==> run F <==
==> flow/design.v <==
module HandwashSensor(
    input clk,
    input reset,
    input acceptLeftHandDistance,
    input [15:0] leftHandDistance,
    input acceptLeftHandGain,
    input [7:0] leftHandGain,
    input acceptRightHandDistance,
    input [15:0] rightHandDistance,
    input acceptRightHandGain,
    input [7:0] rightHandGain,
    output waterOn
);
reg [15:0] leftHandDistanceHeld;
 always@(posedge clk)  begin
     if(reset)
         leftHandDistanceHeld <= 0;
     else if(acceptLeftHandDistance)
         leftHandDistanceHeld <= leftHandDistance;
     else
         leftHandDistanceHeld <= leftHandDistanceHeld;
 end
reg [7:0] leftHandGainHeld;
 always@(posedge clk)  begin
     if(reset)
         leftHandGainHeld <= 0;
     else if(acceptLeftHandGain)
         leftHandGainHeld <= leftHandGain;
     else
         leftHandGainHeld <= leftHandGainHeld;
 end
reg [15:0] rightHandDistanceHeld;
 always@(posedge clk)  begin
     if(reset)
         rightHandDistanceHeld <= 0;
     else if(acceptRightHandDistance)
         rightHandDistanceHeld <= rightHandDistance;
     else
         rightHandDistanceHeld <= rightHandDistanceHeld;
 end
reg [7:0] rightHandGainHeld;
 always@(posedge clk)  begin
     if(reset)
         rightHandGainHeld <= 0;
     else if(acceptRightHandGain)
         rightHandGainHeld <= rightHandGain;
     else
         rightHandGainHeld <= rightHandGainHeld;
 end
wire [15:0] leftHand;
 wire [23:0] leftHandDistanceHeld_Mult_leftHandGainHeld;
 DSP48_AxB dsp_leftHandDistanceHeld_Mult_leftHandGainHeld(
     .CLK(clk),
     .A({ {9{1'b0}}, leftHandDistanceHeld}),
     .B({ {10{1'b0}}, leftHandGainHeld}),
     .P(leftHandDistanceHeld_Mult_leftHandGainHeld)
 );
 reg [16:0] leftHandDistanceHeld_Mult_leftHandGainHeld_ShiftR_7;
 always@(posedge clk) begin
     if(reset)
         leftHandDistanceHeld_Mult_leftHandGainHeld_ShiftR_7 <= 0;
     else
         leftHandDistanceHeld_Mult_leftHandGainHeld_ShiftR_7 <= leftHandDistanceHeld_Mult_leftHandGainHeld >> 7;
 end
 assign leftHand = leftHandDistanceHeld_Mult_leftHandGainHeld_ShiftR_7;
wire [15:0] rightHand;
 wire [23:0] rightHandDistanceHeld_Mult_rightHandGainHeld;
 DSP48_AxB dsp_rightHandDistanceHeld_Mult_rightHandGainHeld(
     .CLK(clk),
     .A({ {9{1'b0}}, rightHandDistanceHeld}),
     .B({ {10{1'b0}}, rightHandGainHeld}),
     .P(rightHandDistanceHeld_Mult_rightHandGainHeld)
 );
 reg [16:0] rightHandDistanceHeld_Mult_rightHandGainHeld_ShiftR_7;
 always@(posedge clk) begin
     if(reset)
         rightHandDistanceHeld_Mult_rightHandGainHeld_ShiftR_7 <= 0;
     else
         rightHandDistanceHeld_Mult_rightHandGainHeld_ShiftR_7 <= rightHandDistanceHeld_Mult_rightHandGainHeld >> 7;
 end
 assign rightHand = rightHandDistanceHeld_Mult_rightHandGainHeld_ShiftR_7;
parameter threshold = 1500;
assign waterOn = leftHand != 0 && rightHand != 0 && (leftHand < threshold || rightHand < threshold);
endmodule
module DSP48_AxB
   (CLK,
    A,
    B,
    P);
  input CLK;
  input [24:0]A;
  input [17:0]B;
  output [42:0]P;
assign P = A*B;
endmodule
==> flow/run.sh <==
#!/bin/bash
# the make line also repeats each setting of config.mk as NAME=value (left out here)
make -C /OpenROAD-flow-scripts/flow DESIGN_CONFIG=/design/flow/config.mk WORK_HOME=/design/flow/orfs CLKGATE_MAP_FILE= finish
==> flow/config.mk <==
export PLATFORM = sky130hd
export DESIGN_NAME = HandwashSensor
export DESIGN_NICKNAME = HandwashSensor
export VERILOG_FILES = /design/flow/design.v
export SDC_FILE = /design/flow/constraint.sdc
export NUM_CORES = 4
export LEC_CHECK = 0
export CAP_MARGIN = 35
export CORE_ASPECT_RATIO = 0.53
export CORE_MARGIN = 2
export CORE_UTILIZATION = 72
export CTS_CLUSTER_DIAMETER = 47
export CTS_CLUSTER_SIZE = 78
export GPL_ROUTABILITY_DRIVEN = 1
export GPL_TIMING_DRIVEN = 1
export MAX_ROUTING_LAYER = met5
export PLACE_DENSITY = 0.66
export SETUP_SLACK_MARGIN = 1.28
export SLEW_MARGIN = 30
export TNS_END_PERCENT = 20
==> flow/constraint.sdc <==
create_clock -name core_clock -period 4.51 [get_ports {clk}]
set_input_delay 0.9020 -clock core_clock [delete_from_list [all_inputs] [get_ports {clk}]]
set_output_delay 0.9020 -clock core_clock [all_outputs]
set_load 0.01 [all_outputs]
==> inputs of run R, as changes to run F <==
Settings changed: CAP_MARGIN 35 to 20, CORE_ASPECT_RATIO 0.53 to unset, CTS_CLUSTER_DIAMETER 47 to 98, CTS_CLUSTER_SIZE 78 to 91, GPL_ROUTABILITY_DRIVEN 1 to unset, GPL_TIMING_DRIVEN 1 to unset, MAX_ROUTING_LAYER met5 to unset, PLACE_DENSITY 0.66 to unset, PLACE_DENSITY_LB_ADDON set to 0.27, SETUP_SLACK_MARGIN 1.28 to unset, SLEW_MARGIN 30 to 20, TNS_END_PERCENT 20 to unset.
==> flow/constraint.sdc (replaced) <==
create_clock -name core_clock -period 4.4 [get_ports {clk}]
set_input_delay 0.8800 -clock core_clock [delete_from_list [all_inputs] [get_ports {clk}]]
set_output_delay 0.8800 -clock core_clock [all_outputs]
set_load 0.01 [all_outputs]
==> summary of the runs <==
Run F completed and failed the layout checks on setup timing. Run R aborted during 5_1_grt on ODB-0269. In synthesized cell count, run F and run R do not differ. Die size: run F is larger than run R (0.32%). Synthesized area is the same in run F and run R.
